Setup of run 1:
## SVD
module SVD (
    clk,
    rst,
    we,
    oe,
    data_i,
    element_sel,
    ready,
    data_o_UV,
    data_o_S
);
Size in the first run: ~220 flip-flops, about 27 I/O pins, roughly 52000 um2 of cells after synthesis.
clock: 5.79 ns
lec_check: 0
cap_margin: 20
core_margin: 2
core_utilization: 72
cts_cluster_size: 50
place_density_lb_addon: 0.0
setup_slack_margin: 0.35
slew_margin: 20
tns_end_percent: 55
run.sh (not shown) runs the stock make flow with config.mk's settings and CLKGATE_MAP_FILE=.
Run 1: flow complete, layout not clean; failing: negative setup slack
Relative to run 1, the following input files were edited for run 2:
- clearing TNS_END_PERCENT, which used to be 55
- clearing PLACE_DENSITY_LB_ADDON, which used to be 0.0
- swapping 0.35 for -0.3 in SETUP_SLACK_MARGIN
- clearing CTS_CLUSTER_SIZE, which used to be 50
- putting PLACE_DENSITY at 0.67 where nothing was set
- swapping 5.79 for 5.46 in the clock period (ns, I/O delays scaled along)
### Flow results
- No crash in run 2: every stage finished, but the layout fails its final checks due to negative setup slack.
- Run 2 packs its core tighter than run 1.
- For fmax, run 2 and run 1 come out practically identical.
- Going from run 1 to run 2, final area grows by about 2%.
- Run 1 was routed with fewer vias than run 2.
- Changes observed in run 2 relative to run 1: layout filler cell count lost about 6%; final worst setup slack lost 0.33 ns; global-route usage picked up an extra 1.6 points; first-pass GRT wire length picked up an extra 3.7%; met2 usage in global routing picked up an extra 3.0 points.
> inputs changed (run 2 -> run 3)
- PLACE_DENSITY_LB_ADDON newly set to 0.2
- PLACE_DENSITY removed (was 0.67)
- SETUP_SLACK_MARGIN changed from -0.3 to 1.79
- ABC_AREA newly set to 1
- MAX_ROUTING_LAYER newly set to met4
- the clock period (ns, I/O delays scaled along) changed from 5.46 to 6.05
--- outcome ---
- Stage in which a tool error killed run 3: global routing.
- [compare] base=run 2 new=run 3: H-tree depth reported by CTS essentially unchanged, mean instance size in the synthesized netlist decreased 21%, area after synthesis increased about 2.3%.
- Diff run 2 -> run 3 | last weighted congestion value of the routability-driven placer | up by more than 10%
- In the metrics for run 3 and run 2, the one carrying the lower chip area from the yosys synthesis statistics is run 2.
Inputs modified between run 3 and run 4:
- ABC_AREA no longer set, was 1
- CORE_UTILIZATION now 40, was 72
- PLACE_DENSITY_LB_ADDON no longer set, was 0.2
- MAX_ROUTING_LAYER no longer set, was met4
- SETUP_SLACK_MARGIN now 0.25, was 1.79
- the clock period (ns, I/O delays scaled along) now 7.48, was 6.05
==> results <==
- Run 4 did not stop at any stage, and its layout met the timing, design-rule and antenna checks.
- In run 4 relative to run 3, post-detailed-placement half-perimeter wirelength had gone down by more than 10%.
- Run 3 -> run 4: vertical extent of the die increased by more than a quarter
- Summary of run 4 over run 3: post-synthesis sequential element count was more or less identical; floorplan net count lost 1817; mean cell area of the mapped netlist +about 27%.
Relative to run 4, the following input files were edited for run 5:
- PLACE_DENSITY: unset -> 0.4
- CORE_UTILIZATION: 40 -> 72
- SETUP_SLACK_MARGIN: 0.25 -> 0.19
- the clock period (ns, I/O delays scaled along): 7.48 -> 5.0
Notes after the runs:
Status: run 5 FAILED at global routing (tool error). Comparing run 4 against run 5, there is no change at all in synthesized cell count. Of run 5 and run 4, the lower number of core rows belongs to run 5. Number of placed instances with taps included up 120 in run 5 wrt run 4. Run 5 vs run 4: last weighted congestion value of the routability-driven placer up by a few percent. Reported for run 5 and run 4, area after synthesis turned out identical to the last digit. Compared with run 4, run 5 shows buffers inserted during post-CTS setup optimization higher by 141. Measured against run 5, the area of placed instances of run 4 comes out at 0.895 times the reference value. The floorplan core density number comes out higher for run 5 vs run 4.

---

SVD again, from the RTL that the note above started with.
==> flow/config.mk <==
export PLATFORM = sky130hd
export DESIGN_NAME = SVD
export DESIGN_NICKNAME = SVD
export VERILOG_FILES = /design/flow/design.v
export SDC_FILE = /design/flow/constraint.sdc
export NUM_CORES = 4
export LEC_CHECK = 0
export CAP_MARGIN = 5
export CORE_ASPECT_RATIO = 0.6
export CORE_MARGIN = 2
export CORE_UTILIZATION = 63
export CTS_CLUSTER_SIZE = 87
export GPL_ROUTABILITY_DRIVEN = 0
export GPL_TIMING_DRIVEN = 0
export MAX_ROUTING_LAYER = met4
export MIN_ROUTING_LAYER = met2
export PLACE_DENSITY_LB_ADDON = 0.03
export SETUP_SLACK_MARGIN = 1.23
export SLEW_MARGIN = 20
==> flow/constraint.sdc <==
create_clock -name core_clock -period 5.11 [get_ports {clk}]
set_input_delay 1.0220 -clock core_clock [delete_from_list [all_inputs] [get_ports {clk}]]
set_output_delay 1.0220 -clock core_clock [all_outputs]
set_load 0.01 [all_outputs]
The first run ended with an error in global routing with GRT-0116.
Edit:
Settings changed: CAP_MARGIN 5 to 20, CORE_ASPECT_RATIO 0.6 to not set, CORE_UTILIZATION 63 to 72, CTS_CLUSTER_SIZE 87 to not set, GPL_ROUTABILITY_DRIVEN 0 to not set, GPL_TIMING_DRIVEN 0 to not set, MAX_ROUTING_LAYER met4 to not set, MIN_ROUTING_LAYER met2 to not set, PLACE_DENSITY_LB_ADDON 0.03 to 0.0, SETUP_SLACK_MARGIN 1.23 to not set.
Clock period 5.11 ns to 5.79 ns, I/O delays scaled along.
=>
- The new run finished with negative setup slack left
- die area drops by roughly a tenth
- synthesized area is unchanged
- synthesized cell count does not change
Edit:
Settings changed: PLACE_DENSITY_LB_ADDON 0.0 to not set, SETUP_SLACK_MARGIN set to 0.85.
Clock period 5.79 ns to 7.74 ns, I/O delays scaled along.
Effect:
- Now the flow completed with no timing, DRC or antenna violations
- global-route usage fell by 1.2 points
- fmax drops by 11%
- synthesized area does not change
Edit:
Settings changed: CORE_UTILIZATION 72 to 40, SETUP_SLACK_MARGIN 0.85 to not set.
Clock period 7.74 ns to 7.2 ns, I/O delays scaled along.
=>
- wire length rises by about 1.5%
- fmax shrinks by 3.3%
- worst hold slack hardly moves
- worst setup slack is worse by 0.76 ns
Edit:
Settings changed: CORE_ASPECT_RATIO set to 0.97, CORE_UTILIZATION 40 to 65, CTS_CLUSTER_DIAMETER set to 248, GPL_ROUTABILITY_DRIVEN set to 1.
Clock period 7.2 ns to 6.54 ns, I/O delays scaled along.
The changed run ran to the end with no violations.
Utilization rose by 27 points.
Area after synthesis stays the same.
Routed wire length is lower by 0.83%.
Via count rises by about 2.7%.
Synthesized cell count does not change.
Maximum frequency rises by about 7%.
Worst hold slack improves by 0.0067 ns.
Design area decreases by 0.49%.
Die size fell by about 40%.

---

SVD again, from the RTL that the note above started with.
Settings: LEC_CHECK=0, ABC_AREA=1, CAP_MARGIN=0, CORE_ASPECT_RATIO=0.97, CORE_MARGIN=2, CORE_UTILIZATION=43, CTS_CLUSTER_DIAMETER=248, GPL_ROUTABILITY_DRIVEN=0, HOLD_SLACK_MARGIN=0.26, MAX_ROUTING_LAYER=met4, SLEW_MARGIN=20, TNS_END_PERCENT=95; clock period 11.6 ns.
Then changed:
- ABC_AREA: 1 -> not set
- CAP_MARGIN: 0 -> 20
- CORE_ASPECT_RATIO: 0.97 -> not set
- CORE_UTILIZATION: 43 -> 49
- CTS_CLUSTER_DIAMETER: 248 -> not set
- GPL_ROUTABILITY_DRIVEN: 0 -> not set
- HOLD_SLACK_MARGIN: 0.26 -> not set
- MAX_ROUTING_LAYER: met4 -> not set
- TNS_END_PERCENT: 95 -> not set
- clock period: 11.6 -> 7.48 ns (I/O delays scaled with it)
What happened:
- wire length fell by about 10%
- utilization rose by 7.1 points
- synthesized area falls by about 2.3%
- final area fell by 1.2%
Then changed:
- CAP_MARGIN: 20 -> 40
- CORE_UTILIZATION: 49 -> 72
- PLACE_DENSITY_LB_ADDON: not set -> 0.0
- TNS_END_PERCENT: not set -> 5
- clock period: 7.48 -> 5.62 ns (I/O delays scaled with it)
=>
- Now the flow completed, yet does not pass: setup timing
- design area grows by a little under a tenth
- synthesized cell count does not change
- worst setup slack gets worse by 820 ps
- utilization grows by 31 points
Then changed:
- CAP_MARGIN: 40 -> 20
- CORE_UTILIZATION: 72 -> 40
- PLACE_DENSITY_LB_ADDON: 0.0 -> not set
- TNS_END_PERCENT: 5 -> not set
- clock period: 5.62 -> 7.48 ns (I/O delays scaled with it)
After rerunning: This time the run completed without violations. Flip-flop count stays the same. Core utilization came out lower by 40 points. Non-clock buffer count came out lower by 492. Wire length came out lower by a little under a tenth. Design area came out lower by a few percent.

---

## rev 12
SVD again, from the RTL that the note above started with.
Settings: LEC_CHECK=0, ABC_AREA=0, CAP_MARGIN=20, CORE_ASPECT_RATIO=0.62, CORE_MARGIN=2, CORE_UTILIZATION=44, CTS_CLUSTER_SIZE=69, GPL_ROUTABILITY_DRIVEN=1, MAX_ROUTING_LAYER=met4, MIN_ROUTING_LAYER=met1, SLEW_MARGIN=20; clock period 11.4 ns.
Both conditions hold for rev 12: the flow ran to the end and the final layout passed the timing, design-rule and antenna checks.
Input changes introduced in rev 13 (baseline for comparison: rev 12):
Settings: a deleted MIN_ROUTING_LAYER that had been met1; a deleted CORE_ASPECT_RATIO that had been 0.62; a deleted CTS_CLUSTER_SIZE that had been 69; a deleted ABC_AREA that had been 0; a change of CORE_UTILIZATION from 44 to 11; a deleted GPL_ROUTABILITY_DRIVEN that had been 1; a deleted MAX_ROUTING_LAYER that had been met4; a change of the clock period (ns, I/O delays scaled along) from 11.4 to 12.6.
### Flow results
- Status | rev 13 and rev 12 | clean
- The non-clock buffer area fraction after layout reported for rev 13 is smaller than that of rev 12 by 0.57 points.
- Against rev 12, critical-path maximum fanout in rev 13 fell by more than 10%.
- Against rev 12, design area in rev 13 came out worse.
- Of rev 13 and rev 12, the higher total track usage belongs to rev 12.

---

Starting RTL as in the previous note.
// SVD
module SVD (
    clk,
    rst,
    we,
    oe,
    data_i,
    element_sel,
    ready,
    data_o_UV,
    data_o_S
);
==> flow/config.mk <==
export PLATFORM = sky130hd
export DESIGN_NAME = SVD
export DESIGN_NICKNAME = SVD
export VERILOG_FILES = /design/flow/design.v
export SDC_FILE = /design/flow/constraint.sdc
export NUM_CORES = 4
export LEC_CHECK = 0
export ABC_AREA = 1
export CAP_MARGIN = 20
export CORE_ASPECT_RATIO = 0.51
export CORE_MARGIN = 2
export CORE_UTILIZATION = 40
export CTS_CLUSTER_DIAMETER = 164
export CTS_CLUSTER_SIZE = 31
export GPL_ROUTABILITY_DRIVEN = 1
export MIN_ROUTING_LAYER = met2
export SETUP_SLACK_MARGIN = -0.28
export SLEW_MARGIN = 30
==> flow/constraint.sdc <==
create_clock -name core_clock -period 8.0 [get_ports {clk}]
set_input_delay 1.6000 -clock core_clock [delete_from_list [all_inputs] [get_ports {clk}]]
set_output_delay 1.6000 -clock core_clock [all_outputs]
set_load 0.01 [all_outputs]
The baseline never finished: it broke off in 5_1_grt.
Edit:
ABC_AREA = not set   (was 1)
CORE_ASPECT_RATIO = not set   (was 0.51)
CORE_UTILIZATION = 68   (was 40)
CTS_CLUSTER_DIAMETER = not set   (was 164)
CTS_CLUSTER_SIZE = not set   (was 31)
GPL_ROUTABILITY_DRIVEN = not set   (was 1)
MIN_ROUTING_LAYER = not set   (was met2)
SETUP_SLACK_MARGIN = not set   (was -0.28)
SLEW_MARGIN = 20   (was 30)
clock period = 12.6 ns   (was 8.0 ns; I/O delays follow)
The changed run finished with timing, DRC and antenna clean.
Area after synthesis decreases by 2.3%.
Die area decreases by 42%.
Synthesized cell count decreases by 23%.
Edit:
ABC_AREA = 1   (was not set)
CORE_UTILIZATION = 71   (was 68)
CTS_CLUSTER_DIAMETER = 232   (was not set)
PLACE_DENSITY_LB_ADDON = 0.01   (was not set)
clock period = 5.14 ns   (was 12.6 ns; I/O delays follow)
With this change the flow completed, yet does not pass: setup timing.
Non-clock buffer count went up by 478.
Register-to-register slack got worse by 4.9 ns.
Hold slack got worse by 0.064 ns.
Critical path depth rises by 33.
Core utilization is higher by 12 points.
Cell count climbs by 33%.
Wire length is higher by 26%.
Via count rises by 33%.
Clock skew went up by 0.012 ns.
Edit:
ABC_AREA = not set   (was 1)
CAP_MARGIN = 40   (was 20)
CORE_UTILIZATION = 65   (was 71)
CTS_CLUSTER_DIAMETER = not set   (was 232)
PLACE_DENSITY_LB_ADDON = not set   (was 0.01)
TNS_END_PERCENT = 5   (was not set)
clock period = 4.93 ns   (was 5.14 ns; I/O delays follow)
What happened: The changed run finished but fails on setup timing; wire length is lower by roughly a tenth; synthesized cell count shrinks by a quarter to a third; die area goes up by a few percent; setup slack degrades by 0.58 ns; sequential share of layout area is lower by 0.29 points; area after synthesis drops by a few percent; worst hold slack degrades by 0.051 ns.

---

Setup of middle:
Starting RTL as in the previous note.
clock: 6.05 ns
lec_check: 0
abc_area: 1
cap_margin: 20
core_margin: 2
core_utilization: 72
cts_cluster_size: 36
hold_slack_margin: 0.3
max_routing_layer: met4
place_density_lb_addon: 0.2
setup_slack_margin: 1.79
slew_margin: 20
Flow for middle halted at 5_1_grt, error code GRT-0232.
#### Input delta (north over middle)
Settings: removing CTS_CLUSTER_SIZE (formerly 36).
==> comparison <==
- north failed in 5_1_grt with GRT-0232.
- Going from middle to north, number of port buffers ~0 delta; summed standard-cell area reported by yosys about even.
- Reported for north and middle, total clock buffers created by CTS turned out identical to the last digit.
- Routability congestion estimate: middle vs north identical

---

SVD again, from the RTL that the note above started with.
export LEC_CHECK = 0
export CAP_MARGIN = 15
export CELL_PAD_IN_SITES_DETAIL_PLACEMENT = 2
export CELL_PAD_IN_SITES_GLOBAL_PLACEMENT = 0
export CORE_MARGIN = 7
export CORE_UTILIZATION = 40
export CTS_CLUSTER_DIAMETER = 133
export CTS_CLUSTER_SIZE = 18
export GPL_ROUTABILITY_DRIVEN = 0
export GPL_TIMING_DRIVEN = 1
export HOLD_SLACK_MARGIN = 0.09
export PLACE_DENSITY_LB_ADDON = 0.13
export SLEW_MARGIN = 0
create_clock -name core_clock -period 7.67 [get_ports {clk}]
Then changed:
CAP_MARGIN = 20   (was 15)
CELL_PAD_IN_SITES_DETAIL_PLACEMENT = unset   (was 2)
CELL_PAD_IN_SITES_GLOBAL_PLACEMENT = unset   (was 0)
CORE_MARGIN = 2   (was 7)
CTS_CLUSTER_DIAMETER = 242   (was 133)
CTS_CLUSTER_SIZE = unset   (was 18)
GPL_TIMING_DRIVEN = 0   (was 1)
SLEW_MARGIN = 20   (was 0)
The new run completed and failed the layout checks on setup timing.
Clock-buffer cell count goes up by 16.
Routed wire length increases by about 5%.
First-iteration DRC count grows by about 90%.
Setup slack gets worse by 530 ps.
Global-route usage came out higher by 3.8 points.
Maximum frequency goes down by 6.8%.
Then changed:
CAP_MARGIN = 15   (was 20)
CELL_PAD_IN_SITES_GLOBAL_PLACEMENT = 1   (was unset)
CORE_MARGIN = 7   (was 2)
CTS_CLUSTER_DIAMETER = 258   (was 242)
GPL_TIMING_DRIVEN = 1   (was 0)
What happened:
- Now the flow went through all stages and came out clean
- synthesized area stays the same
- die size goes up by a few percent
- clock-buffer cell count goes up by 2
- global-route usage goes down by 7.0 points
- register-to-register slack improves by 490 ps
- sequential share of layout area hardly moves
- wire length goes down by about a fifth
- cell count goes down slightly

---

Starting RTL as in the previous note.
make LEC_CHECK=0 ABC_AREA=1 CAP_MARGIN=5 CORE_ASPECT_RATIO=0.87 CORE_MARGIN=2 CORE_UTILIZATION=40 CTS_CLUSTER_DIAMETER=164 CTS_CLUSTER_SIZE=31 GPL_ROUTABILITY_DRIVEN=0 MIN_ROUTING_LAYER=met2 SETUP_SLACK_MARGIN=-0.28 SLEW_MARGIN=30 finish   # period 8.0 ns
The baseline never finished: it broke off in global routing on GRT-0116.
Rerun with:
--- a/flow/config.mk
+++ b/flow/config.mk
@@ -8,3 +8,3 @@
 export ABC_AREA = 1
-export CAP_MARGIN = 5
+export CAP_MARGIN = 25
 export CORE_ASPECT_RATIO = 0.87
@@ -15,4 +15,5 @@
 export GPL_ROUTABILITY_DRIVEN = 0
+export HOLD_SLACK_MARGIN = 0.08
 export MIN_ROUTING_LAYER = met2
 export SETUP_SLACK_MARGIN = -0.28
-export SLEW_MARGIN = 30
+export SLEW_MARGIN = 0
=> The new run did not get past global routing, error GRT-0116. Synthesized cell count is unchanged. Die area stays the same. Synthesized area stays the same.
Rerun with:
--- a/flow/config.mk
+++ b/flow/config.mk
@@ -8,3 +8,3 @@
 export ABC_AREA = 1
-export CAP_MARGIN = 25
+export CAP_MARGIN = 20
 export CORE_ASPECT_RATIO = 0.87
@@ -12,6 +12,5 @@
 export CORE_UTILIZATION = 40
-export CTS_CLUSTER_DIAMETER = 164
+export CTS_CLUSTER_DIAMETER = 395
 export CTS_CLUSTER_SIZE = 31
 export GPL_ROUTABILITY_DRIVEN = 0
-export HOLD_SLACK_MARGIN = 0.08
 export MIN_ROUTING_LAYER = met2
The new run stopped in global routing with GRT-0116.
Synthesized cell count stays the same.
Area after synthesis is unchanged.
Die size is unchanged.
